**flow/run.sh**
```bash
#!/bin/bash
# the make line also repeats each setting of config.mk as NAME=value (left out here)
make -C /OpenROAD-flow-scripts/flow DESIGN_CONFIG=/design/flow/config.mk WORK_HOME=/design/flow/orfs CLKGATE_MAP_FILE= finish
```
**flow/config.mk**
```make
export PLATFORM = sky130hd
export DESIGN_NAME = bldc_esc
export DESIGN_NICKNAME = bldc_esc
export VERILOG_FILES = /design/flow/design.v
export SDC_FILE = /design/flow/constraint.sdc
export NUM_CORES = 4
export LEC_CHECK = 0
export ABC_AREA = 1
export CAP_MARGIN = 20
export CORE_MARGIN = 2
export CORE_UTILIZATION = 72
export PLACE_DENSITY = 0.6
export SLEW_MARGIN = 20
```
**flow/constraint.sdc**
```tcl
create_clock -name core_clock -period 4.89 [get_ports {clk}]
set_input_delay 0.9780 -clock core_clock [delete_from_list [all_inputs] [get_ports {clk}]]
set_output_delay 0.9780 -clock core_clock [all_outputs]
set_load 0.01 [all_outputs]
```
**flow/design.v**
```verilog
module bldc_esc #(parameter DATA_WIDTH = 16,parameter debounce = 3)(
  input clk,              		 
  input reset,            		 
  input pwm_en,						 
  input encoder_a,  				 
  input encoder_b,  				 
  input [DATA_WIDTH-1:0] pwm_period,	 
  input [DATA_WIDTH-1:0] period_reference,	 
  input [DATA_WIDTH-1:0] Kp_ext, 
  input [DATA_WIDTH-1:0] Ki_ext, 
  input [DATA_WIDTH-1:0] Kd_ext, 
  input override_internal_pid,		 
  output reg motor_positive,   		 
  output reg motor_negative 			 
);
  reg motor_pwm;
  reg [DATA_WIDTH-1:0] pwm_counter;
  reg [DATA_WIDTH-1:0] pwm_duty_cycle;
  reg [1:0]encoder_state;
  reg [1:0]prev_encoder_state;
  reg [1:0]pwm_direction;
  reg [DATA_WIDTH-1:0] period_speed ; 
  reg [DATA_WIDTH-1:0] speed_ctr;
  reg [DATA_WIDTH-1:0] Kp ;
  reg [DATA_WIDTH-1:0] Ki ;
  reg [DATA_WIDTH-1:0] Kd ;
  reg signed[DATA_WIDTH-1:0] error;
  reg signed[(DATA_WIDTH)-1:0] integral;
  reg signed[DATA_WIDTH-1:0] derivative;
  reg signed [(DATA_WIDTH)-1:0] pid_output;
  reg signed[DATA_WIDTH-1:0] previous_error;
  reg [2:0] encoder_a_shift_reg;
  reg encoder_a_reg;
  reg [2:0] encoder_b_shift_reg;
  reg encoder_b_reg;
 always @(posedge clk or posedge reset) begin
    if (reset) begin
        integral <= 16'b0;
        pwm_counter <= {DATA_WIDTH{1'b0}};
        encoder_state <= 2'b0;
        prev_encoder_state <= 2'b0;
        pwm_direction<=2'b00;
        motor_positive<=1'b0;
        motor_negative<=1'b0;
        Kp <= 16'd1;
        Ki <= 16'd0;
        Kd <= 16'd0;
        speed_ctr<={DATA_WIDTH{1'b0}};
        previous_error <= {DATA_WIDTH{1'b0}};
        error<=8'b0;
        period_speed <= 16'b0;
        pid_output <= 16'b0;
        derivative <= 16'b0;
        pwm_duty_cycle <= 16'b0;
        motor_pwm <= 1'b0;
        encoder_a_shift_reg <= 3'b0;
        encoder_a_reg <= 1'b0;
        encoder_b_shift_reg <= 3'b0;
        encoder_b_reg <= 1'b0;
    end 
    else begin
        encoder_a_shift_reg <= {encoder_a_shift_reg[debounce-2:0],encoder_a};
        if (encoder_a_shift_reg == {debounce{1'b0}} || encoder_a_shift_reg == {debounce{1'b1}})begin
            encoder_a_reg <= encoder_a_shift_reg[0];
        end
        encoder_b_shift_reg <= {encoder_b_shift_reg[debounce-2:0],encoder_b};
        if (encoder_b_shift_reg == {debounce{1'b0}} || encoder_b_shift_reg == {debounce{1'b1}})begin
            encoder_b_reg <= encoder_b_shift_reg[0];
        end
        pid_output <= Kp * error + Ki * integral + Kd * derivative;	 
        if(pid_output<1) begin			 
			pwm_duty_cycle<=pwm_period;
		end 
		else if (pid_output>pwm_period) begin	 
			pwm_duty_cycle<=1;
		end 
		else begin
			pwm_duty_cycle<= pid_output;	 
		end
        derivative <= error - previous_error;
        if (integral + error > 2047) begin  
            integral <= 2047;  
        end 
        else if (integral + error < -2048) begin
            integral <= -2048; 
        end 
        else begin
            integral <= integral + error;  
        end
        previous_error<=error;
        error <= period_reference - period_speed;
        motor_pwm <= (pwm_counter < pwm_duty_cycle) & pwm_en;  
        if (pwm_counter == pwm_period) begin
            pwm_counter <= 16'd0;
        end
        else begin
            pwm_counter <= pwm_counter + 1;
        end
        encoder_state <= {encoder_a_reg, encoder_b_reg};
        prev_encoder_state <= encoder_state;
        case ({encoder_state, prev_encoder_state})
            4'b0100, 4'b1101,4'b1011: begin 
                pwm_direction<=2'b10;
            end
            4'b1000,4'b1110,4'b0111: begin 
                pwm_direction<=2'b01;
            end
            4'b1100, 4'b0011, 4'b1001,4'b0110: begin 
                pwm_direction<=2'b00;
            end
            default: begin
                pwm_direction<=pwm_direction; 
            end
        endcase
        if(pwm_en==1'b0)begin
            motor_positive<=1'b0;
            motor_negative<=1'b0;
		end 
		else begin
            case(pwm_direction)
                2'b00: begin
      				if(period_reference>32767) begin  
						motor_positive<=1'b0;
						motor_negative<=motor_pwm;
					end
					else begin
						motor_positive<=motor_pwm;
						motor_negative<=1'b0;
					end
                end 
                2'b01:begin
                    motor_positive<=1'b0;
                    motor_negative<=motor_pwm;
                end
                2'b10:begin
                    motor_positive<=motor_pwm;
                    motor_negative<=1'b0;
                end
                default: begin
                    motor_positive <= 1'b0;
                    motor_negative <= 1'b0;
                end
            endcase
        end
		if(override_internal_pid) begin
			Kp<=Kp_ext;
			Ki<=Ki_ext;
			Kd<=Kd_ext;
		end 
		else begin
			Kp<=Kp;
			Ki<=Ki;
			Kd<=Kd;
		end
      if((prev_encoder_state[0]==1'b0 && encoder_a_reg==1'b1) || speed_ctr==16'h00ff) begin
            period_speed<=speed_ctr;
            speed_ctr<={DATA_WIDTH{1'b0}};
        end else begin
            speed_ctr<=speed_ctr+1;
        end
    end
 end
endmodule
```
==> results.ini, run 1 <==
[logic_synthesis]
synth_cell_types = 60
ys_sh_simple_pct = 15.98
largest_area_cell = fa_1
async_flop_share_pct = 100.0
netlist.area_leader.share_pct = 24.40
ys_ff = 210
fp_nets = 3526
common_cells = inv_1 (861), nand2_1 (670), fa_1 (291), ha_1 (215), dfrtp_1 (208)
netlist_area_um2 = 23880
fa_ha_area_share_pct = 35.66
logic_family = adder cells
synth_chip_area_um2 = 23880
yosys_warnings = 1
ys_seq_share_pct = 22.02
synthCells = 2934
ff_type = dfrtp_1
synthMuxAreaShare_pct = 2.311
edf_count = 0
yosys_cells = 2934
aoi_share_pct = 4.422
synth.avg_cell_area_um2 = 8.139
synth.most_common_cell = inv_1
synthXorXnorAreaFrac_pct = 4.318
topCellsByArea = fa_1 (24%), dfrtp_1 (22%), inv_1 (14%)

[critical_path]
cpPeakStageDelay_ps = 570
worstSetupEndpointType = flop
endpoint = pid_output[15]
cp_top_family = adder cells
crit_cells = 27
r2r-start = error[3]
reg2reg_setup_slack_ps = -2020
r2r-end = pid_output[15]
start_kind = flop
cp_common_cell = fa_1
worstRegToRegCells = 27
cp_slowest_cell = fa_1
critPathLaunch = error[3]
worstSetupPathType = reg2reg
cp.required_ps = 5350
cp_data_arrival_time_ps = 7370
worst-path-buf-inv = 8
worstPathMaxFanout = 5

[clocking]
clock.latency.late_pin_ps = 580
cts_sinks = 210
htreeDepth = 1
cts_root_buf = clkbuf_16
clk_pin_slew_worst_paths_ps = 60
clockBufferDepth = 3
postCtsHoldBufs = 0
cts_tree = done
numCtsBuffers = 25

[sta]
clock.fmax_mhz = 144.7
period_used_pct = 141.4
finalSetupTns_ps = -17400
setup_ws_ps = -2023
rsz0062_at_grt = yes
timing_hold_violations_final = 0
relSlewSlack_pct = 46.92
max_slew.worst_pin.slew_ps = 793.7
period_minus_slack_ps = 6913
fin_worst_skew_ps = 19.43
setup_viol = 12
finalHoldWorstSlack_ps = 385.0
slew_viol_final = 0

[grt]
grt_max_degree = 88
first_global_vias = 21370
gr-total-overflow = 0
grt_first_pass_wirelength_um = 106700
grt.total_usage_pct = 40.22
antenna_found_initial = 1

[cells_and_area]
regArea_um2 = 5286
mi_logic_area_um2 = 15510
num-fill-cells = 1726
syn_to_final_growth_pct = 18.68
fin_util_pct = 86.89
finalNonFillerCells = 3661
finalInstanceArea_um2 = 28340
nets = 3794

[floorplanning]
floorplan.core_util_pct = 73.21
die_y_um = 186.1
die_w_um = 186.1
core_um2 = 32620
rows = 66
dieArea_um2 = 34640
ioPinCount = 88

[run]
warnings = 31
drv_cap = 0

[run_status]
outcome = finished with violations
so_faults = setup timing

[drt]
drt-initial-drc-count = 1721
drt-total-wl_um = 69830
vias_per_cell = 5.609
vias = 20530
route.detailed.drc = 0
detail-route-antenna-nets = 0
first_pass_iters = 8
wl_per_cell_um = 19.08

[placement]
dp_cells = 3575
gp_congestion = 0.9712
port_buffers = 87
dpl.hpwl_um = 51000
place_area_um2 = 26710

[min_path]
whs_endpoint = encoder_state[0]
hold_depth = 0
hold_class = reg2reg
hold_path_startpoint = encoder_b_reg

through the flow:
step,setup slack [ps]
2_1_floorplan,-1584
3_3_place_gp,-1863
3_5_place_dp,-1951
4_1_cts,-1744
5_1_grt,-2255
6_report,-2023
cell type report:
| cell class | count | area share (%) |
|---|---|---|
| clock inverter | 11 | 0.4989 |
| timing repair buffer | 326 | 10.14 |
| inverter | 874 | 11.60 |
| tap | 442 | 1.951 |
| sequential | 210 | 18.65 |
| antenna | 1 | 0.008830 |
| multi-input combinational | 1765 | 54.74 |
| clock buffer | 32 | 2.406 |
metal layers:
layer / vias up / track usage (%) / share of wire (%)
met1: 9906 / 49.93 / 37
met5: - / 0 / 0
met4: 0 / 23.02 / 6.9
li1: 9118 / - / -
met2: 1169 / 66.20 / 47
met3: 341 / 7.846 / 9.1
repair_timing:
item	CTS	global route
resized	91	55
setup buffers	35	13
pin swaps	65	49
endpoints found under the setup margin	12	12
==> run 2: changes to the inputs <==
- ABC_AREA: 1 -> default
- CELL_PAD_IN_SITES_DETAIL_PLACEMENT: default -> 2
- CELL_PAD_IN_SITES_GLOBAL_PLACEMENT: default -> 2
- CORE_ASPECT_RATIO: default -> 0.89
- CORE_MARGIN: 2 -> 10
- CORE_UTILIZATION: 72 -> 31
- CTS_CLUSTER_DIAMETER: default -> 168
- GPL_ROUTABILITY_DRIVEN: default -> 1
- GPL_TIMING_DRIVEN: default -> 0
- HOLD_SLACK_MARGIN: default -> 0.3
- MAX_ROUTING_LAYER: default -> met5
- MIN_ROUTING_LAYER: default -> met2
- PLACE_DENSITY: 0.6 -> default
- PLACE_DENSITY_LB_ADDON: default -> 0.15
- SETUP_SLACK_MARGIN: default -> 1.24
- SLEW_MARGIN: 20 -> 0
- TNS_END_PERCENT: default -> 5
- clock period: 4.89 -> 4.24 ns (I/O delays scaled with it)
==> run 2 against run 1 <==
  * The layout still fails its checks (setup timing)
  * Register-to-register slack lost 820 ps
  * Worst setup slack worse by 820 ps
  * Clock-buffer cell count up 9
  * Non-clock buffer count fell by 125
  * Sequential share of layout area rose by 0.78 points
  * Via count increased by 12%
  * Critical endpoint unchanged
  * Highest routed layer is now met5
==> results.ini, run 2 <==
[run_status]
outcome = finished with violations
so_faults = setup timing

[grt]
first_global_vias = 29220  ; +37%
use_met2_pct = 35.07  ; -31 points
antenna_found_initial = 1  ; unchanged
grt_max_degree = 39  ; -56%
grt.total_usage_pct = 30.15  ; -10 points
gr-total-overflow = 0  ; unchanged
use_met3_pct = 42.13  ; +34 points
grt_first_pass_wirelength_um = 126300  ; +18%
top_usage_layer = met3
use_met1_pct = 0  ; -50 points

[logic_synthesis]
ff_type = dfrtp_1
synth.avg_cell_area_um2 = 9.624  ; +18%
synthXorXnorAreaFrac_pct = 7.045  ; +2.7 points
netlist.area_leader.share_pct = 25.61  ; +1.2 points
yosys_warnings = 1  ; unchanged
fa_ha_area_share_pct = 37.43  ; +1.8 points
synthMuxAreaShare_pct = 2.475  ; +0.16 points
aoi_share_pct = 5.538  ; +1.1 points
synth_chip_area_um2 = 22750  ; -4.7%
edf_count = 0  ; unchanged
common_cells = inv_1 (492), fa_1 (291), and2_1 (266), ha_1 (215), dfrtp_1 (208)
ys_ff = 210  ; unchanged
ys_seq_share_pct = 23.11  ; +1.1 points
synth.most_common_cell = inv_1
largest_area_cell = fa_1
synthCells = 2364  ; -19%
async_flop_share_pct = 100.0  ; unchanged
ys_sh_simple_pct = 15.12  ; -0.85 points
netlist_area_um2 = 22750  ; -4.7%
yosys_cells = 2364  ; -19%
logic_family = adder cells
topCellsByArea = fa_1 (26%), dfrtp_1 (23%), ha_1 (12%)
fp_nets = 2956  ; -16%
synth_cell_types = 60  ; unchanged

[drt]
drt-total-wl_um = 83750  ; +20%
vias = 22900  ; +12%
wl_per_cell_um = 23.88  ; +25%
drt-initial-drc-count = 2232  ; +30%
first_pass_iters = 5  ; -3
route.detailed.drc = 0  ; unchanged
vias_per_cell = 6.529  ; +16%
detail-route-antenna-nets = 0  ; unchanged

[placement]
gp_congestion = 0.9741  ; +0.30%
dpl.hpwl_um = 64430  ; +26%
place_area_um2 = 25080  ; -6.1%
preCtsSetupSlack_ps = -3861  ; -1910 ps
port_buffers = 86  ; -1.1%

[clocking]
postCtsHoldBufs = 0  ; unchanged
cts_root_buf = clkbuf_16
cts_tree = done
clock.latency.late_pin_ps = 630  ; +50 ps
numCtsBuffers = 29  ; +16%
htreeDepth = 1  ; unchanged
clockBufferDepth = 3  ; unchanged
cts_sinks = 210  ; unchanged
clk_pin_slew_worst_paths_ps = 60  ; about the same

[critical_path]
r2r-start = Ki[10]
cp_slowest_cell = fa_2
critPathLaunch = Ki[10]
cp_data_arrival_time_ps = 7560  ; +190 ps
cpPeakStageDelay_ps = 620  ; +50 ps
start_kind = flop
worstRegToRegCells = 21  ; -22%
worst-path-buf-inv = 4  ; -4
worstPathMaxFanout = 7  ; +2
crit_cells = 21  ; -22%
cp.required_ps = 4720  ; -630 ps
worstSetupPathType = reg2reg
cp_cell_sequence = nand2_1 > fa_1 > inv_1 > fa_1 > inv_1 > fa_1 > fa_1 > fa_2 > fa_1 > fa_1 > inv_1 > fa_1 > inv_1 > fa_2 > xnor2_2 > xnor2_2 > xnor2_2 > xnor2_1 > xnor2_1 > xnor2_2 > xnor2_1
endpoint = pid_output[15]
cp_top_family = adder cells
worstSetupEndpointType = flop
cp_common_cell = fa_1
r2r-end = pid_output[15]
reg2reg_setup_slack_ps = -2850  ; -820 ps

[sta]
rsz0062_at_grt = yes
clock.fmax_mhz = 141.1  ; -2.5%
setup_viol = 13  ; +1
max_slew.worst_pin.slew_ps = 1054  ; +260.4 ps
slew_viol_final = 0  ; unchanged
timing_hold_violations_final = 0  ; unchanged
period_minus_slack_ps = 7087  ; +174.0 ps
fin_worst_skew_ps = 32.67  ; +13.25 ps
setup_ws_ps = -2847  ; -824.0 ps
relSlewSlack_pct = 29.73  ; -17 points
period_used_pct = 167.1  ; +26 points

[min_path]
hold_class = reg2reg
hold_depth = 0  ; unchanged
whs_endpoint = encoder_b_shift_reg[1]
hold_path_startpoint = encoder_b_shift_reg[0]

[cells_and_area]
fin_util_pct = 37.85  ; -49 points
mi_logic_area_um2 = 16020  ; +3.3%
nets = 3123  ; -18%
num-fill-cells = 7780  ; +350%
finalInstanceArea_um2 = 27440  ; -3.2%
syn_to_final_growth_pct = 20.60
regArea_um2 = 5333  ; +0.88%

[run]
warnings = 29  ; -6.5%
drv_cap = 0  ; unchanged

[floorplanning]
floorplan.core_util_pct = 31.38  ; -42 points
ioPinCount = 88  ; unchanged
core_um2 = 72490  ; +120%
dieArea_um2 = 84640  ; +140%
die_w_um = 307.2  ; +65%
rows = 93  ; +41%
die_y_um = 275.6  ; +48%

run 2: stage by stage:
step | instances | hold WS (ps) | setup TNS (ps)
after detailed placement | 3406 | 376.4 | -34900
after floorplan | 2364 | 353.7 | -20000
after global placement | 3400 | 361.8 | -281720
final | 3507 | 388.1 | -25430
after global routing | 3506 | 397.8 | -27970
after CTS | 3498 | 388.9 | -25420
run 2: area by class of cell:
type | count | area share, %
clock buffer | 41 | 3.028
buffer | 65 | 2.385
sequential | 210 | 19.44
multi-input combinational | 1597 | 58.40
tap | 950 | 4.332
antenna | 3 | 0.02736
timing repair buffer | 136 | 4.948
clock inverter | 13 | 0.6932
inverter | 492 | 6.745
run 2: what timing repair did:
item / 4_1_cts / 5_1_grt
pin swaps: 44 / 49
gates cloned: 0 / 1
resized: 196 / 95
buffers inserted: 38 / 5
setup endpoints to repair: 52 / 55
run 2: metal layers:
layer,wire [um],part of all wire (%)
met5,1323,1.6
met3,35560,42
met4,3966,4.7
met1,0,0
met2,42900,51
==> run 3: changes to the inputs <==
- GPL_TIMING_DRIVEN: 0 -> default
- HOLD_SLACK_MARGIN: 0.3 -> -0.04
- SLEW_MARGIN: 0 -> 20
==> run 3 against run 2 <==
  * Still fails the layout checks on setup timing
  * Register-to-register slack better by 350 ps
  * Global-route usage down 1.1 points
  * Synthesized cell count unchanged
  * Critical path depth is 3 higher
  * Clock skew decreased by 1.5 ps
  * First-iteration DRC count down 4.1%
  * Final cell count up 3.3%
  * Clock-buffer cell count stayed put
  * Worst setup slack gained 350 ps
  * Synthesized area is the same
  * Critical path type unchanged
==> results.ini, run 3 <==
[floorplanning]
die_w_um = 307.2  ; unchanged
rows = 93  ; unchanged
die_y_um = 275.6  ; unchanged
floorplan.core_util_pct = 31.38  ; unchanged
dieArea_um2 = 84640  ; unchanged
core_um2 = 72490  ; unchanged
ioPinCount = 88  ; unchanged

[grt]
first_global_vias = 30080  ; +3.0%
grt.total_usage_pct = 29.10  ; -1.1 points
antenna_found_initial = 0  ; -1
grt_first_pass_wirelength_um = 124100  ; -1.7%
grt_max_degree = 70  ; +79%
gr-total-overflow = 0  ; unchanged

[cells_and_area]
syn_to_final_growth_pct = 24.12
fin_util_pct = 38.95  ; +1.1 points
regArea_um2 = 5279  ; -1.0%
mi_logic_area_um2 = 16070  ; +0.27%
nets = 3247  ; +4.0%
finalInstanceArea_um2 = 28240  ; +2.9%
num-fill-cells = 7840  ; +0.77%

[clocking]
cts_root_buf = clkbuf_16
htreeDepth = 1  ; unchanged
cts_sinks = 210  ; unchanged
cts_tree = done
clk_pin_slew_worst_paths_ps = 70  ; about the same
clockBufferDepth = 3  ; unchanged
clock.latency.late_pin_ps = 620  ; about the same
numCtsBuffers = 29  ; unchanged
postCtsHoldBufs = 0  ; unchanged

[sta]
period_minus_slack_ps = 6739  ; -348.2 ps
fin_worst_skew_ps = 31.14  ; -1.529 ps
timing_hold_violations_final = 0  ; unchanged
rsz0062_at_grt = yes
period_used_pct = 158.9  ; -8.2 points
slew_viol_final = 0  ; unchanged
max_slew.worst_pin.slew_ps = 926.6  ; -127.4 ps
finalSetupTns_ps = -24470  ; +959.7 ps
finalHoldWorstSlack_ps = 380.4  ; -7.733 ps
setup_viol = 13  ; unchanged
clock.fmax_mhz = 148.4  ; +5.2%
setup_ws_ps = -2499  ; +348.2 ps
relSlewSlack_pct = 37.57  ; +7.8 points

[drt]
detail-route-antenna-nets = 0  ; unchanged
drt-total-wl_um = 80830  ; -3.5%
vias = 23340  ; +1.9%
drt-initial-drc-count = 2141  ; -4.1%
vias_per_cell = 6.441  ; -1.4%
wl_per_cell_um = 22.30  ; -6.6%
first_pass_iters = 7  ; +2
route.detailed.drc = 0  ; unchanged

[run]
warnings = 29  ; unchanged
drv_cap = 0  ; unchanged

[critical_path]
worstPathMaxFanout = 5  ; -2
worst-path-buf-inv = 8  ; +4
critPathLaunch = Kp[4]
cp_common_cell = fa_1
cp.required_ps = 4730  ; about the same
cp_data_arrival_time_ps = 7230  ; -330 ps
endpoint = pid_output[15]
worstSetupPathType = reg2reg
worstRegToRegCells = 24  ; +14%
r2r-end = pid_output[15]
crit_cells = 24  ; +14%
cp_slowest_cell = fa_2
start_kind = flop
reg2reg_setup_slack_ps = -2500  ; +350 ps
cp_cell_sequence = buf_6 > and2_4 > fa_2 > inv_1 > fa_1 > fa_1 > inv_1 > fa_2 > inv_2 > fa_1 > inv_1 > fa_1 > fa_1 > fa_1 > inv_1 > fa_1 > inv_1 > ha_4 > inv_2 > o21bai_4 > a21oi_4 > o21ai_2 > o41ai_2 > xnor2_1
r2r-start = Kp[4]
worstSetupEndpointType = flop
cp_top_family = adder cells
cpPeakStageDelay_ps = 570  ; -50 ps

[logic_synthesis]
largest_area_cell = fa_1
fa_ha_area_share_pct = 37.43  ; unchanged
logic_family = adder cells
ff_type = dfrtp_1
common_cells = inv_1 (492), fa_1 (291), and2_1 (266), ha_1 (215), dfrtp_1 (208)
ys_ff = 210  ; unchanged
fp_nets = 2956  ; unchanged
edf_count = 0  ; unchanged
synth_chip_area_um2 = 22750  ; unchanged
aoi_share_pct = 5.538  ; unchanged
yosys_warnings = 1  ; unchanged
synth.most_common_cell = inv_1
async_flop_share_pct = 100.0  ; unchanged
synthXorXnorAreaFrac_pct = 7.045  ; unchanged
netlist_area_um2 = 22750  ; unchanged
netlist.area_leader.share_pct = 25.61  ; unchanged
synthMuxAreaShare_pct = 2.475  ; unchanged
yosys_cells = 2364  ; unchanged
topCellsByArea = fa_1 (26%), dfrtp_1 (23%), ha_1 (12%)
ys_sh_simple_pct = 15.12  ; unchanged
ys_seq_share_pct = 23.11  ; unchanged
synthCells = 2364  ; unchanged
synth_cell_types = 60  ; unchanged
synth.avg_cell_area_um2 = 9.624  ; unchanged

[placement]
port_buffers = 87  ; +1.2%
gp_congestion = 0.9231  ; -5.2%
preCtsSetupSlack_ps = -2706  ; +1156 ps
place_area_um2 = 26630  ; +6.2%
dpl.hpwl_um = 65560  ; +1.8%

[min_path]
hold_depth = 0  ; unchanged
hold_class = reg2reg
hold_path_startpoint = encoder_b_shift_reg[0]
whs_endpoint = encoder_b_shift_reg[1]

[run_status]
so_faults = setup timing
outcome = finished with violations

[run 3: final cells by class]
type                       count  area share (%)
multi-input combinational   1597           56.90
sequential                   210           18.69
timing repair buffer         325           10.46
inverter                     492           6.554
tap                          950           4.209
clock buffer                  41           2.907
clock inverter                 5          0.2437
antenna                        4         0.03545
[run 3: repair_timing]
item,in CTS,in global routing
endpoints found under the setup margin,38,49
hold endpoints to repair,0,0
pin swaps,48,62
buffers inserted,6,2
resized,70,77
[run 3: metrics by stage]
stage | instances
6_report | 3624
5_1_grt | 3620
4_1_cts | 3618
3_5_place_dp | 3566
3_3_place_gp | 3566
2_1_floorplan | 2364
[run 3: metal layers]
layer  routed length, um  global-route usage, %  share of wire (%)  vias to the layer above
met2               42840                  34.05                 53                     6593
met3               34110                  40.84                 42                      273
met5                 797                  8.163               0.99                        -
met1                   0                      -                  0                     8654
li1                    -                      -                  -                     7800
met4                3083                  3.349                3.8                       22
==> run 4: changes to the inputs <==
- CELL_PAD_IN_SITES_DETAIL_PLACEMENT: 2 -> default
- CELL_PAD_IN_SITES_GLOBAL_PLACEMENT: 2 -> default
- CORE_ASPECT_RATIO: 0.89 -> default
- CORE_MARGIN: 10 -> 2
- CORE_UTILIZATION: 31 -> 72
- CTS_CLUSTER_DIAMETER: 168 -> default
- CTS_CLUSTER_SIZE: default -> 51
- GPL_ROUTABILITY_DRIVEN: 1 -> default
- HOLD_SLACK_MARGIN: -0.04 -> default
- MAX_ROUTING_LAYER: met5 -> default
- MIN_ROUTING_LAYER: met2 -> default
- PLACE_DENSITY: default -> 0.41
- PLACE_DENSITY_LB_ADDON: 0.15 -> default
- SETUP_SLACK_MARGIN: 1.24 -> 0.79
- TNS_END_PERCENT: 5 -> default
- clock period: 4.24 -> 6.24 ns (I/O delays scaled with it)
==> run 4 against run 3 <==
  * Global-route usage grew 10 points
  * Largest cell class unchanged
  * The layout still fails its checks (setup timing)
  * Sequential cell count is the same
  * Hold slack lost 5.1 ps
  * Worst setup slack gained 2000 ps
  * Core utilization grew 47 points
==> results.ini, run 4 <==
[logic_synthesis]
logic_family = adder cells
synth.avg_cell_area_um2 = 9.624  ; unchanged
ys_seq_share_pct = 23.11  ; unchanged
largest_area_cell = fa_1
topCellsByArea = fa_1 (26%), dfrtp_1 (23%), ha_1 (12%)
netlist_area_um2 = 22750  ; unchanged
common_cells = inv_1 (492), fa_1 (291), and2_1 (266), ha_1 (215), dfrtp_1 (208)
aoi_share_pct = 5.538  ; unchanged
ff_type = dfrtp_1
yosys_cells = 2364  ; unchanged
synth.most_common_cell = inv_1
ys_sh_simple_pct = 15.12  ; unchanged
synthCells = 2364  ; unchanged
synthXorXnorAreaFrac_pct = 7.045  ; unchanged
edf_count = 0  ; unchanged
ys_ff = 210  ; unchanged
fa_ha_area_share_pct = 37.43  ; unchanged
synth_cell_types = 60  ; unchanged
synthMuxAreaShare_pct = 2.475  ; unchanged
async_flop_share_pct = 100.0  ; unchanged
yosys_warnings = 1  ; unchanged
synth_chip_area_um2 = 22750  ; unchanged
fp_nets = 2956  ; unchanged
netlist.area_leader.share_pct = 25.61  ; unchanged

[floorplanning]
die_w_um = 181.8  ; -41%
dieArea_um2 = 33040  ; -61%
floorplan.core_util_pct = 72.66  ; +41 points
ioPinCount = 88  ; unchanged
core_um2 = 31310  ; -57%
die_y_um = 181.8  ; -34%
rows = 65  ; -30%

[drt]
first_pass_iters = 5  ; -2
vias_per_cell = 5.926  ; -8.0%
diodes = 0  ; -4
vias = 18120  ; -22%
route.detailed.drc = 0  ; unchanged
wl_per_cell_um = 21.37  ; -4.2%
drt-initial-drc-count = 1298  ; -39%
detail-route-antenna-nets = 0  ; unchanged
drt-total-wl_um = 65350  ; -19%

[critical_path]
critPathLaunch = Kp[5]
worstPathMaxFanout = 8  ; +3
worstSetupEndpointType = flop
cp_data_arrival_time_ps = 7230  ; about the same
r2r-end = pid_output[15]
worst-path-buf-inv = 5  ; -3
start_kind = flop
cp.required_ps = 6720  ; +1990 ps
r2r-start = Kp[5]
worstRegToRegCells = 22  ; -8.3%
cp_cell_sequence = buf_4 > nand2_1 > fa_1 > inv_1 > fa_1 > fa_1 > fa_1 > inv_1 > fa_1 > inv_1 > fa_1 > fa_1 > fa_1 > inv_1 > fa_2 > xnor2_2 > xnor2_1 > xnor2_1 > xnor2_1 > xnor2_1 > xnor2_2 > xnor2_1
reg2reg_setup_slack_ps = -510  ; +1990 ps
crit_cells = 22  ; -8.3%
cp_top_family = adder cells
endpoint = pid_output[15]
cp_slowest_cell = fa_1
cp_common_cell = fa_1
cpPeakStageDelay_ps = 590  ; +20 ps
worstSetupPathType = reg2reg

[clocking]
cts_root_buf = clkbuf_16
cts_tree = done
cts_sinks = 210  ; unchanged
htreeDepth = 1  ; unchanged
postCtsHoldBufs = 0  ; unchanged
clockBufferDepth = 3  ; unchanged
clock.latency.late_pin_ps = 560  ; -60 ps
clk_pin_slew_worst_paths_ps = 70  ; about the same
numCtsBuffers = 25  ; -14%

[min_path]
hold_depth = 0  ; unchanged
hold_path_startpoint = encoder_a_shift_reg[0]
hold_class = reg2reg
whs_endpoint = encoder_a_shift_reg[1]

[cells_and_area]
num-fill-cells = 1621  ; -79%
nets = 3229  ; -0.55%
finalInstanceArea_um2 = 27030  ; -4.3%
syn_to_final_growth_pct = 18.81
fin_util_pct = 86.33  ; +47 points

[run]
warnings = 33  ; +14%
drv_cap = 0  ; unchanged

[grt]
gr-total-overflow = 0  ; unchanged
grt_first_pass_wirelength_um = 100400  ; -19%
grt.total_usage_pct = 39.24  ; +10 points
antenna_found_initial = 0  ; unchanged
first_global_vias = 19560  ; -35%
grt_max_degree = 151  ; +120%

[sta]
clock.fmax_mhz = 148.1  ; -0.17%
relSlewSlack_pct = 30.16  ; -7.4 points
period_used_pct = 108.2  ; -51 points
rsz0062_at_grt = yes
timing_hold_violations_final = 0  ; unchanged
setup_viol = 8  ; -5
slew_viol_final = 0  ; unchanged
finalSetupTns_ps = -2144  ; +22330 ps
setup_ws_ps = -510.3  ; +1988 ps
period_minus_slack_ps = 6750  ; +11.78 ps
max_slew.worst_pin.slew_ps = 1042  ; +114.9 ps
fin_worst_skew_ps = 18.63  ; -12.52 ps

[run_status]
outcome = finished with violations
so_faults = setup timing

[placement]
place_area_um2 = 25420  ; -4.5%
dpl.hpwl_um = 47950  ; -27%
port_buffers = 87  ; unchanged
gp_congestion = 0.9586  ; +3.8%

==> run 4: cell type report <==
cell class	instances	area, um2	share of cell area [%]
clock buffers	33	705.7	2.611
well taps	402	503.0	1.861
clock inverters	13	101.3	0.3749
inverters	492	1853	6.855
flip-flops and latches	210	5296	19.59
repair buffers	311	2726	10.09
multi-input cells	1597	15850	58.62
==> run 4: what timing repair did <==
item | in CTS | in global routing
pin swaps | 32 | 40
endpoints found under the hold margin | 0 | 0
setup buffers | 36 | 12
setup endpoints to repair | 11 | 11
gates resized | 79 | 51
==> run 4: metrics by stage <==
stage                     hold WS [ps]  setup slack [ps]  cells
final                            375.2            -510.3   3058
after global placement           360.8            -484.5   2964
after CTS                        378.0            -414.1   3046
after detailed placement         366.3            -606.2   2964
after global routing             393.6            -675.5   3058
after floorplan                  353.7            -206.6   2364
==> run 4: per-layer routing <==
layer | GRT usage (%) | share of wire (%) | wire length [um] | vias to the layer above
li1 | - | - | - | 7817
met1 | 50.47 | 37 | 24340 | 9108
met2 | 64.61 | 48 | 31660 | 932
met3 | 8.083 | 8.6 | 5623 | 266
met4 | 18.02 | 5.7 | 3724 | 0
met5 | 0 | 0 | 0 | -
==> run 5: changes to the inputs <==
- CELL_PAD_IN_SITES_DETAIL_PLACEMENT: default -> 1
- CELL_PAD_IN_SITES_GLOBAL_PLACEMENT: default -> 1
- CORE_ASPECT_RATIO: default -> 1.54
- CORE_MARGIN: 2 -> 8
- CORE_UTILIZATION: 72 -> 40
- CTS_CLUSTER_SIZE: 51 -> 42
- GPL_ROUTABILITY_DRIVEN: default -> 0
- HOLD_SLACK_MARGIN: default -> 0.02
- MAX_ROUTING_LAYER: default -> met4
- PLACE_DENSITY: 0.41 -> default
- PLACE_DENSITY_LB_ADDON: default -> 0.12
- SETUP_SLACK_MARGIN: 0.79 -> default
- TNS_END_PERCENT: default -> 30
- clock period: 6.24 -> 8.0 ns (I/O delays scaled with it)
==> run 5 against run 4 <==
  * Now clean on timing, DRC and antenna
  * Critical path type unchanged
  * Via count shrank 11%
  * Worst setup slack gained 1100 ps
  * Largest cell class unchanged
  * Highest routed layer unchanged
  * Routed wire length grew 4.8%
  * Cell area shrank 6.8%
  * Maximum frequency shrank 9.0%
  * Global-route usage shrank 17 points
==> results.ini, run 5 <==
[min_path]
hold_depth = 0  ; unchanged
hold_class = reg2reg
whs_endpoint = encoder_a_shift_reg[1]
hold_path_startpoint = encoder_a_shift_reg[0]

[sta]
max_slew.worst_pin.slew_ps = 1003  ; -38.99 ps
period_minus_slack_ps = 7415  ; +664.4 ps
rsz0062_at_grt = no
fin_worst_skew_ps = 25.73  ; +7.101 ps
period_used_pct = 92.68  ; -15 points
slew_viol_final = 0  ; unchanged
relSlewSlack_pct = 32.66  ; +2.5 points
finalHoldWorstSlack_ps = 377.7  ; +2.427 ps
timing_hold_violations_final = 0  ; unchanged
clock.fmax_mhz = 134.9  ; -9.0%
finalSetupTns_ps = 0  ; +2144 ps
setup_viol = 0  ; -8

[run_status]
outcome = timing/DRC/antenna clean

[critical_path]
r2r-end = pid_output[15]
worst-path-buf-inv = 6  ; +1
worstSetupEndpointType = flop
critPathLaunch = error[4]
worstRegToRegCells = 22  ; unchanged
r2r-start = error[4]
cp_common_cell = fa_1
reg2reg_setup_slack_ps = 590  ; +1100 ps
start_kind = flop
cp_top_family = adder cells
worstSetupPathType = reg2reg
worstPathMaxFanout = 15  ; +7
cp_cell_sequence = and2_1 > fa_1 > fa_1 > inv_1 > fa_1 > inv_1 > fa_1 > inv_1 > fa_1 > inv_1 > fa_1 > fa_1 > fa_1 > inv_1 > fa_1 > inv_1 > ha_1 > and3_1 > a21oi_1 > o21ai_0 > o41ai_1 > xnor2_1
cp_data_arrival_time_ps = 7900  ; +670 ps
cp_slowest_cell = dfrtp_1
cpPeakStageDelay_ps = 920  ; +330 ps
cp.required_ps = 8490  ; +1770 ps
crit_cells = 22  ; unchanged
endpoint = pid_output[15]

[logic_synthesis]
ys_sh_simple_pct = 15.12  ; unchanged
ys_ff = 210  ; unchanged
yosys_warnings = 1  ; unchanged
synthMuxAreaShare_pct = 2.475  ; unchanged
largest_area_cell = fa_1
logic_family = adder cells
synth_cell_types = 60  ; unchanged
ff_type = dfrtp_1
aoi_share_pct = 5.538  ; unchanged
yosys_cells = 2364  ; unchanged
async_flop_share_pct = 100.0  ; unchanged
synthXorXnorAreaFrac_pct = 7.045  ; unchanged
synth.most_common_cell = inv_1
synthCells = 2364  ; unchanged
common_cells = inv_1 (492), fa_1 (291), and2_1 (266), ha_1 (215), dfrtp_1 (208)
netlist_area_um2 = 22750  ; unchanged
fa_ha_area_share_pct = 37.43  ; unchanged
netlist.area_leader.share_pct = 25.61  ; unchanged
synth_chip_area_um2 = 22750  ; unchanged
fp_nets = 2956  ; unchanged
ys_seq_share_pct = 23.11  ; unchanged
topCellsByArea = fa_1 (26%), dfrtp_1 (23%), ha_1 (12%)
synth.avg_cell_area_um2 = 9.624  ; unchanged
edf_count = 0  ; unchanged

[grt]
use_met2_pct = 43.78  ; -21 points
grt.total_usage_pct = 22.13  ; -17 points
grt_first_pass_wirelength_um = 107400  ; +6.9%
grt_max_degree = 115  ; -24%
top_usage_layer = met2
antenna_found_initial = 2  ; +2
use_met3_pct = 1.894  ; -6.2 points
gr-total-overflow = 0  ; unchanged
first_global_vias = 19050  ; -2.6%
use_met1_pct = 20.68  ; -30 points

[drt]
first_pass_iters = 4  ; -1
vias_per_cell = 5.096  ; -14%
diodes = 0  ; unchanged
drt-total-wl_um = 68470  ; +4.8%
drt-initial-drc-count = 480  ; -63%
vias = 16100  ; -11%
route.detailed.drc = 0  ; unchanged
wl_per_cell_um = 21.67  ; +1.4%
detail-route-antenna-nets = 0  ; unchanged

[floorplanning]
floorplan.core_util_pct = 40.37  ; -32 points
die_y_um = 312.0  ; +72%
ioPinCount = 88  ; unchanged
core_um2 = 56350  ; +80%
dieArea_um2 = 64940  ; +97%
rows = 108  ; +66%
die_w_um = 208.2  ; +15%

[placement]
place_area_um2 = 24430  ; -3.9%
port_buffers = 87  ; unchanged
dpl.hpwl_um = 56990  ; +19%

[clocking]
ctsResizeCount = 0  ; -100%
postCtsHoldBufs = 0  ; unchanged
cts_sinks = 210  ; unchanged
clock.latency.late_pin_ps = 560  ; about the same
clk_pin_slew_worst_paths_ps = 70  ; about the same
htreeDepth = 1  ; unchanged
cts_root_buf = clkbuf_16
cts_tree = done
cts_setup_buffers = 0  ; -100%
numCtsBuffers = 24  ; -4.0%
clockBufferDepth = 3  ; unchanged

[run]
warnings = 28  ; -15%
drv_cap = 0  ; unchanged

[cells_and_area]
finalInstanceArea_um2 = 25200  ; -6.8%
num-fill-cells = 6386  ; +290%
fin_util_pct = 44.72  ; -42 points
syn_to_final_growth_pct = 10.77
nets = 3020  ; -6.5%

## run 5: through the flow
stage	worst slack [ps]	instances
2_1_floorplan	665.8	2364
3_3_place_gp	751.4	3117
3_5_place_dp	569.9	3117
4_1_cts	569.0	3160
5_1_grt	282.1	3160
6_report	585.3	3160
## run 5: cell type report
cell class	instances	area [um2]	share of cell area, %
multi-input cells	1597	15420	61.20
flip-flops and latches	210	5258	20.86
inverters	492	1854	7.358
clock inverters	9	73.82	0.2929
clock buffers	34	699.4	2.775
repair buffers	103	998.5	3.962
well taps	715	894.6	3.550
## run 5: routing by layer
layer  up-vias  share of wire (%)
met3       153                2.2
met4         0                6.5
met1      8304                 34
li1       7376                  -
met2       269                 57
met5         -                  0
==> run 6: changes to the inputs <==
- CELL_PAD_IN_SITES_DETAIL_PLACEMENT: 1 -> 0
- CELL_PAD_IN_SITES_GLOBAL_PLACEMENT: 1 -> default
- CORE_ASPECT_RATIO: 1.54 -> 1.26
- CORE_MARGIN: 8 -> 2
- CORE_UTILIZATION: 40 -> 72
- CTS_CLUSTER_DIAMETER: default -> 103
- CTS_CLUSTER_SIZE: 42 -> default
- GPL_ROUTABILITY_DRIVEN: 0 -> 1
- HOLD_SLACK_MARGIN: 0.02 -> default
- MAX_ROUTING_LAYER: met4 -> met5
- MIN_ROUTING_LAYER: default -> met1
- PLACE_DENSITY_LB_ADDON: 0.12 -> 0.15
- SETUP_SLACK_MARGIN: default -> 0.8
- TNS_END_PERCENT: 30 -> 55
- clock period: 8.0 -> 6.92 ns (I/O delays scaled with it)
==> run 6 against run 5 <==
  * Now fails the layout checks on setup timing
  * Maximum frequency increased by 6.7%
  * Cell area rose by 3.1%
  * Clock-buffer cell count fell by 5
  * Critical path type unchanged
  * Global-route usage up 18 points
  * Synthesized cell count unchanged
==> results.ini, run 6 <==
[logic_synthesis]
synth.avg_cell_area_um2 = 9.624  ; unchanged
largest_area_cell = fa_1
common_cells = inv_1 (492), fa_1 (291), and2_1 (266), ha_1 (215), dfrtp_1 (208)
logic_family = adder cells
synth_chip_area_um2 = 22750  ; unchanged
synthXorXnorAreaFrac_pct = 7.045  ; unchanged
topCellsByArea = fa_1 (26%), dfrtp_1 (23%), ha_1 (12%)
edf_count = 0  ; unchanged
yosys_warnings = 1  ; unchanged
synth_cell_types = 60  ; unchanged
ff_type = dfrtp_1
ys_sh_simple_pct = 15.12  ; unchanged
async_flop_share_pct = 100.0  ; unchanged
synthCells = 2364  ; unchanged
netlist_area_um2 = 22750  ; unchanged
aoi_share_pct = 5.538  ; unchanged
ys_ff = 210  ; unchanged
synth.most_common_cell = inv_1
netlist.area_leader.share_pct = 25.61  ; unchanged
synthMuxAreaShare_pct = 2.475  ; unchanged
ys_seq_share_pct = 23.11  ; unchanged
fa_ha_area_share_pct = 37.43  ; unchanged
yosys_cells = 2364  ; unchanged
fp_nets = 2956  ; unchanged

[cells_and_area]
num-fill-cells = 1828  ; -71%
syn_to_final_growth_pct = 14.16
regArea_um2 = 5296  ; +0.74%
mi_logic_area_um2 = 15740  ; +2.0%
nets = 3116  ; +3.2%
finalNonFillerCells = 2953  ; -6.6%

[sta]
finalSetupTns_ps = -27.68  ; -27.68 ps
period_minus_slack_ps = 6948  ; -467.1 ps
slew_viol_final = 0  ; unchanged
fin_worst_skew_ps = 34.16  ; +8.432 ps
rsz0062_at_grt = yes
timing_hold_violations_final = 0  ; unchanged
finalHoldWorstSlack_ps = 382.4  ; +4.709 ps
period_used_pct = 100.4  ; +7.7 points
max_slew.worst_pin.slew_ps = 863.1  ; -139.4 ps
relSlewSlack_pct = 40.97  ; +8.3 points
setup_ws_ps = -27.68  ; -612.9 ps
clock.fmax_mhz = 143.9  ; +6.7%
setup_viol = 1  ; +1

[critical_path]
cp_data_arrival_time_ps = 7430  ; -470 ps
cp.required_ps = 7400  ; -1090 ps
worstRegToRegCells = 24  ; +9.1%
worstSetupPathType = reg2reg
crit_cells = 24  ; +9.1%
reg2reg_setup_slack_ps = -30  ; -610 ps
worstPathMaxFanout = 5  ; -10
cp_cell_sequence = buf_6 > nand2_2 > fa_1 > inv_2 > fa_1 > inv_1 > fa_1 > inv_1 > fa_1 > inv_2 > fa_1 > inv_2 > fa_1 > fa_1 > fa_1 > inv_1 > fa_1 > inv_1 > ha_4 > and3_4 > a21oi_2 > o21ai_2 > o41ai_2 > xnor2_1
worstSetupEndpointType = flop
r2r-end = pid_output[15]
endpoint = pid_output[15]
start_kind = flop
cp_top_family = adder cells
cp_slowest_cell = fa_1
critPathLaunch = error[4]
r2r-start = error[4]
cpPeakStageDelay_ps = 550  ; -370 ps
worst-path-buf-inv = 8  ; +2
cp_common_cell = fa_1

[grt]
gr-total-overflow = 0  ; unchanged
first_global_vias = 18990  ; -0.31%
grt_max_degree = 149  ; +30%
grt.total_usage_pct = 39.65  ; +18 points
antenna_found_initial = 0  ; -2
grt_first_pass_wirelength_um = 99200  ; -7.6%

[floorplanning]
die_w_um = 162.4  ; -22%
ioPinCount = 88  ; unchanged
floorplan.core_util_pct = 72.62  ; +32 points
die_y_um = 203.5  ; -35%
core_um2 = 31330  ; -44%
rows = 73  ; -32%
dieArea_um2 = 33050  ; -49%

[clocking]
clockBufferDepth = 3  ; unchanged
htreeDepth = 1  ; unchanged
cts_tree = done
cts_root_buf = clkbuf_16
numCtsBuffers = 23  ; -4.2%
postCtsHoldBufs = 0  ; unchanged
clock.latency.late_pin_ps = 570  ; about the same
clk_pin_slew_worst_paths_ps = 60  ; about the same
cts_sinks = 210  ; unchanged

[min_path]
hold_depth = 0  ; unchanged
hold_class = reg2reg
hold_path_startpoint = encoder_a_shift_reg[0]
whs_endpoint = encoder_a_shift_reg[1]

[run]
warnings = 31  ; +11%
drv_cap = 0  ; unchanged

[placement]
preCtsSetupSlack_ps = -77.36  ; -647.2 ps
port_buffers = 87  ; unchanged
gp_congestion = 0.9875
dpl.hpwl_um = 49050  ; -14%
dp_cells = 2863  ; -8.1%

[drt]
first_pass_iters = 5  ; +1
drt-total-wl_um = 63580  ; -7.1%
diodes = 0  ; unchanged
vias = 17240  ; +7.1%
vias_per_cell = 5.839  ; +15%
route.detailed.drc = 0  ; unchanged
drt-initial-drc-count = 1197  ; +150%
detail-route-antenna-nets = 0  ; unchanged
wl_per_cell_um = 21.53  ; -0.63%

[run_status]
so_faults = setup timing
outcome = finished with violations

==> run 6: timing repair <==
| item | CTS | global route |
|---|---|---|
| pin swaps | 49 | 15 |
| gates resized | 96 | 28 |
| setup buffers | 43 | 5 |
| setup endpoints to repair | 9 | 9 |
==> run 6: cell type report <==
cell class | instances | area share [%]
repair buffers | 200 | 6.822
flip-flops and latches | 210 | 20.39
well taps | 412 | 1.985
multi-input cells | 1597 | 60.59
inverters | 492 | 7.125
clock buffers | 29 | 2.418
clock inverters | 13 | 0.6648
==> run 6: stage by stage <==
| stage | utilization [%] | cell area [um2] |
|---|---|---|
| 2_1_floorplan | - | 22750 |
| 3_3_place_gp | 77.86 | 24390 |
| 3_5_place_dp | 77.86 | 24390 |
| 4_1_cts | 82.36 | 25800 |
| 5_1_grt | 82.90 | 25970 |
| 6_report | 82.90 | 25970 |
==> run 6: per-layer routing <==
layer / part of all wire, % / up-vias / track usage, %
met2: 49 / 796 / 67.74
met5: 0 / - / 0
met3: 7.2 / 274 / 7.016
met4: 7.9 / 0 / 25.60
li1: - / 7590 / -
met1: 36 / 8582 / 46.13
==> run 7: changes to the inputs <==
- CAP_MARGIN: 20 -> 40
- CELL_PAD_IN_SITES_DETAIL_PLACEMENT: 0 -> default
- CORE_ASPECT_RATIO: 1.26 -> default
- CTS_CLUSTER_DIAMETER: 103 -> default
- CTS_CLUSTER_SIZE: default -> 80
- GPL_ROUTABILITY_DRIVEN: 1 -> default
- HOLD_SLACK_MARGIN: default -> -0.09
- MAX_ROUTING_LAYER: met5 -> default
- MIN_ROUTING_LAYER: met1 -> default
- PLACE_DENSITY_LB_ADDON: 0.15 -> 0.01
- SETUP_SLACK_MARGIN: 0.8 -> 0.76
- TNS_END_PERCENT: 55 -> default
- clock period: 6.92 -> 6.17 ns (I/O delays scaled with it)
==> run 7 against run 6 <==
  * The layout still fails its checks (setup timing)
  * Largest cell class unchanged
  * Sequential share of layout area shrank 0.70 points
  * Register-to-register slack lost 480 ps
  * Synthesized area is the same
  * Global-route usage shrank 2.1 points
==> results.ini, run 7 <==
[cells_and_area]
finalNonFillerCells = 3043  ; +3.0%
syn_to_final_growth_pct = 18.07
num-fill-cells = 1748  ; -4.4%
nets = 3218  ; +3.3%

[logic_synthesis]
synthXorXnorAreaFrac_pct = 7.045  ; unchanged
synthCells = 2364  ; unchanged
synth.avg_cell_area_um2 = 9.624  ; unchanged
synth.most_common_cell = inv_1
common_cells = inv_1 (492), fa_1 (291), and2_1 (266), ha_1 (215), dfrtp_1 (208)
fp_nets = 2956  ; unchanged
synth_chip_area_um2 = 22750  ; unchanged
synthMuxAreaShare_pct = 2.475  ; unchanged
yosys_warnings = 1  ; unchanged
edf_count = 0  ; unchanged
fa_ha_area_share_pct = 37.43  ; unchanged
async_flop_share_pct = 100.0  ; unchanged
synth_cell_types = 60  ; unchanged
aoi_share_pct = 5.538  ; unchanged
ys_seq_share_pct = 23.11  ; unchanged
ys_sh_simple_pct = 15.12  ; unchanged
ff_type = dfrtp_1
topCellsByArea = fa_1 (26%), dfrtp_1 (23%), ha_1 (12%)
ys_ff = 210  ; unchanged
netlist.area_leader.share_pct = 25.61  ; unchanged
yosys_cells = 2364  ; unchanged
netlist_area_um2 = 22750  ; unchanged
logic_family = adder cells
largest_area_cell = fa_1

[critical_path]
cp_top_family = adder cells
critPathLaunch = error[5]
worst-path-buf-inv = 9  ; +1
start_kind = flop
worstRegToRegCells = 25  ; +4.2%
cp_data_arrival_time_ps = 7130  ; -300 ps
worstSetupPathType = reg2reg
r2r-start = error[5]
reg2reg_setup_slack_ps = -510  ; -480 ps
cp_common_cell = fa_1
r2r-end = pid_output[15]
crit_cells = 25  ; +4.2%
cp_slowest_cell = fa_1
worstSetupEndpointType = flop
endpoint = pid_output[15]
cp.required_ps = 6630  ; -770 ps
worstPathMaxFanout = 4  ; -1
cpPeakStageDelay_ps = 530  ; -20 ps

[drt]
wl_per_cell_um = 19.59  ; -9.0%
detail-route-antenna-nets = 0  ; unchanged
route.detailed.drc = 0  ; unchanged
drt-total-wl_um = 59600  ; -6.3%
first_pass_iters = 5  ; unchanged
diodes = 0  ; unchanged
drt-initial-drc-count = 1345  ; +12%
vias_per_cell = 5.694  ; -2.5%
vias = 17330  ; +0.49%

[placement]
dpl.hpwl_um = 46700  ; -4.8%
gp_congestion = 0.9820  ; -0.56%
port_buffers = 87  ; unchanged
dp_cells = 2972  ; +3.8%

[clocking]
numCtsBuffers = 24  ; +4.3%
cts_sinks = 210  ; unchanged
clk_pin_slew_worst_paths_ps = 60  ; about the same
htreeDepth = 1  ; unchanged
clockBufferDepth = 3  ; unchanged
cts_tree = done
postCtsHoldBufs = 0  ; unchanged
clock.latency.late_pin_ps = 550  ; -20 ps
cts_root_buf = clkbuf_16

[min_path]
hold_class = reg2reg
whs_endpoint = encoder_b_shift_reg[1]
hold_depth = 0  ; unchanged
hold_path_startpoint = encoder_b_shift_reg[0]

[run]
drv_cap = 0  ; unchanged
warnings = 31  ; unchanged

[floorplanning]
die_y_um = 181.8  ; -11%
rows = 65  ; -11%
ioPinCount = 88  ; unchanged
die_w_um = 181.8  ; +12%
core_um2 = 31310  ; about the same
dieArea_um2 = 33040  ; about the same
floorplan.core_util_pct = 72.66  ; about the same

[run_status]
so_faults = setup timing
outcome = finished with violations

[grt]
grt.total_usage_pct = 37.51  ; -2.1 points
grt_first_pass_wirelength_um = 96260  ; -3.0%
antenna_found_initial = 1  ; +1
grt_max_degree = 179  ; +20%
first_global_vias = 18720  ; -1.4%
gr-total-overflow = 0  ; unchanged

[sta]
slew_viol_final = 0  ; unchanged
period_minus_slack_ps = 6675  ; -272.4 ps
setup_ws_ps = -505.3  ; -477.6 ps
finalSetupTns_ps = -2215  ; -2187 ps
timing_hold_violations_final = 0  ; unchanged
setup_viol = 8  ; +7
max_slew.worst_pin.slew_ps = 1013  ; +149.4 ps
rsz0062_at_grt = yes
clock.fmax_mhz = 149.8  ; +4.1%
fin_worst_skew_ps = 14.65  ; -19.51 ps
period_used_pct = 108.2  ; +7.8 points
relSlewSlack_pct = 32.50  ; -8.5 points
finalHoldWorstSlack_ps = 373.3  ; -9.070 ps

-- run 7: per-layer routing --
metal	up-vias	global-route usage [%]	part of all wire (%)
met2	722	61.07	48
li1	7794	-	-
met3	158	6.859	7.7
met4	2	14.96	4.5
met5	-	0	0.022
met1	8650	50.46	40
-- run 7: cell type report --
cell class	count	area, um2	area share [%]
multi-input cells	1597	15830	58.91
clock buffers	35	701.9	2.613
well taps	402	503.0	1.872
inverters	492	1856	6.908
repair buffers	301	2600	9.679
flip-flops and latches	210	5289	19.69
clock inverters	6	87.58	0.3261
-- run 7: stage by stage --
step	setup WS [ps]	instance area [um2]	util, %
2_1_floorplan	-276.6	23000	-
3_3_place_gp	-499.1	25420	81.20
3_5_place_dp	-670.9	25470	81.33
4_1_cts	-462.2	26590	84.91
5_1_grt	-696.1	26860	85.79
6_report	-505.3	26860	85.79
-- run 7: what timing repair did --
action                     CTS  global route
pin swaps                   20            35
buffers inserted            21             7
setup endpoints to repair   11            11
resized                     62            66
gates cloned                 0             0
==> run 8: changes to the inputs <==
- CAP_MARGIN: 40 -> 20
- CELL_PAD_IN_SITES_GLOBAL_PLACEMENT: default -> 3
- CORE_MARGIN: 2 -> 4
- CORE_UTILIZATION: 72 -> 31
- CTS_CLUSTER_SIZE: 80 -> 57
- GPL_TIMING_DRIVEN: default -> 0
- HOLD_SLACK_MARGIN: -0.09 -> default
- MAX_ROUTING_LAYER: default -> met4
- PLACE_DENSITY_LB_ADDON: 0.01 -> default
- SETUP_SLACK_MARGIN: 0.76 -> 1.09
- clock period: 6.17 -> 7.97 ns (I/O delays scaled with it)
==> run 8 against run 7 <==
  * Maximum frequency is 4.9% lower
  * First-iteration DRC count is 43% lower
  * Sequential cell count is the same
  * Worst setup slack better by 1500 ps
  * Non-clock buffer count fell by 85
  * Now clean on timing, DRC and antenna
  * Critical path depth fell by 3
  * Clock skew up 37 ps
  * Critical endpoint unchanged
  * Highest routed layer is now met4
==> results.ini, run 8 <==
[logic_synthesis]
topCellsByArea = fa_1 (26%), dfrtp_1 (23%), ha_1 (12%)
netlist.area_leader.share_pct = 25.61  ; unchanged
fp_nets = 2956  ; unchanged
fa_ha_area_share_pct = 37.43  ; unchanged
synthXorXnorAreaFrac_pct = 7.045  ; unchanged
ff_type = dfrtp_1
ys_seq_share_pct = 23.11  ; unchanged
edf_count = 0  ; unchanged
synthMuxAreaShare_pct = 2.475  ; unchanged
largest_area_cell = fa_1
common_cells = inv_1 (492), fa_1 (291), and2_1 (266), ha_1 (215), dfrtp_1 (208)
aoi_share_pct = 5.538  ; unchanged
async_flop_share_pct = 100.0  ; unchanged
synth.most_common_cell = inv_1
yosys_cells = 2364  ; unchanged
synthCells = 2364  ; unchanged
ys_sh_simple_pct = 15.12  ; unchanged
synth_chip_area_um2 = 22750  ; unchanged
ys_ff = 210  ; unchanged
synth.avg_cell_area_um2 = 9.624  ; unchanged
logic_family = adder cells
yosys_warnings = 1  ; unchanged
netlist_area_um2 = 22750  ; unchanged
synth_cell_types = 60  ; unchanged

[critical_path]
crit_cells = 22  ; -12%
r2r-end = pid_output[15]
worstPathMaxFanout = 5  ; +1
start_kind = flop
cpPeakStageDelay_ps = 610  ; +80 ps
worstSetupPathType = reg2reg
cp.required_ps = 8440  ; +1810 ps
worst-path-buf-inv = 6  ; -3
cp_cell_sequence = clkbuf_16 > buf_4 > and2_1 > fa_2 > fa_2 > inv_1 > fa_2 > fa_1 > fa_1 > inv_1 > fa_2 > fa_1 > fa_1 > inv_1 > fa_1 > inv_1 > ha_4 > and3_1 > a21oi_2 > o21ai_2 > o41ai_2 > xnor2_1
reg2reg_setup_slack_ps = 950  ; +1450 ps
worstSetupEndpointType = flop
endpoint = pid_output[15]
cp_top_family = adder cells
worstRegToRegCells = 22  ; -12%
critPathLaunch = Kd[3]
cp_slowest_cell = fa_2
r2r-start = Kd[3]
cp_data_arrival_time_ps = 7490  ; +360 ps
cp_common_cell = fa_1

[run]
warnings = 29  ; -6.5%
drv_cap = 0  ; unchanged

[drt]
first_pass_iters = 5  ; unchanged
vias = 16110  ; -7.0%
wl_per_cell_um = 22.28  ; +14%
detail-route-antenna-nets = 0  ; unchanged
route.detailed.drc = 0  ; unchanged
vias_per_cell = 4.568  ; -20%
drt-initial-drc-count = 763  ; -43%
drt-total-wl_um = 78570  ; +32%

[cells_and_area]
regArea_um2 = 5318  ; +0.54%
mi_logic_area_um2 = 15680  ; -0.91%
finalInstanceArea_um2 = 27040  ; +0.65%
nets = 3137  ; -2.5%
num-fill-cells = 7448  ; +330%
syn_to_final_growth_pct = 18.84

[clocking]
cts_tree = done
cts_root_buf = clkbuf_16
clockBufferDepth = 3  ; unchanged
htreeDepth = 1  ; unchanged
postCtsHoldBufs = 0  ; unchanged
numCtsBuffers = 28  ; +17%
clk_pin_slew_worst_paths_ps = 60  ; about the same
cts_sinks = 210  ; unchanged
clock.latency.late_pin_ps = 600  ; +50 ps

[sta]
clock.fmax_mhz = 142.4  ; -4.9%
period_minus_slack_ps = 7020  ; +345.1 ps
rsz0062_at_grt = yes
max_slew.worst_pin.slew_ps = 975.9  ; -36.61 ps
period_used_pct = 88.09  ; -20 points
slew_viol_final = 0  ; unchanged
fin_worst_skew_ps = 52.15  ; +37.50 ps
setup_viol = 0  ; -8
finalSetupTns_ps = 0  ; +2215 ps
timing_hold_violations_final = 0  ; unchanged
relSlewSlack_pct = 34.94  ; +2.4 points

[placement]
place_area_um2 = 24970  ; -2.0%
port_buffers = 86  ; -1.1%
gp_congestion = 0.8746  ; -11%
dpl.hpwl_um = 63360  ; +36%

[floorplanning]
core_um2 = 72830  ; +130%
floorplan.core_util_pct = 31.24  ; -41 points
die_y_um = 278.9  ; +53%
dieArea_um2 = 77790  ; +140%
rows = 99  ; +52%
die_w_um = 278.9  ; +53%
ioPinCount = 88  ; unchanged

[grt]
antenna_found_initial = 12  ; +11
grt_max_degree = 33  ; -82%
use_met3_pct = 2.659  ; -4.2 points
gr-total-overflow = 0  ; unchanged
grt_first_pass_wirelength_um = 117900  ; +23%
grt.total_usage_pct = 21.08  ; -16 points
top_usage_layer = met2
use_met2_pct = 33.20  ; -28 points
use_met1_pct = 29.54  ; -21 points
first_global_vias = 17810  ; -4.9%

[run_status]
outcome = timing/DRC/antenna clean

[min_path]
whs_endpoint = encoder_b_shift_reg[1]
hold_path_startpoint = encoder_b_shift_reg[0]
hold_depth = 0  ; unchanged
hold_class = reg2reg

## run 8: final cells by class
cell class	instances	area share [%]
multi-input cells	1597	58.00
flip-flops and latches	210	19.67
inverters	492	6.854
repair buffers	151	5.451
well taps	959	4.438
clock buffers	41	2.994
plain buffers	65	2.119
clock inverters	8	0.4489
diodes	3	0.02777
## run 8: metrics by stage
| step | util, % | hold WS, ps | worst slack, ps | instances |
|---|---|---|---|---|
| floorplan | - | 353.7 | 1306 | 2364 |
| global placement | 34.07 | 363.9 | 38.59 | 3409 |
| detailed placement | 34.28 | 365.0 | 48.48 | 3417 |
| CTS | 36.84 | 378.3 | 878.0 | 3514 |
| global route | 37.11 | 391.4 | 687.4 | 3524 |
| finish | 37.12 | 375.6 | 949.6 | 3526 |
## run 8: repair_timing
action	CTS	global route
gates cloned	1	0
setup endpoints to repair	9	5
endpoints found under the hold margin	0	0
pin swaps	54	43
resized	201	50
setup buffers	47	9
## run 8: metal layers
layer	vias up	wire, um
li1	7643	-
met1	8137	37630
met2	251	36140
met5	-	0
met3	76	3006
met4	0	1789
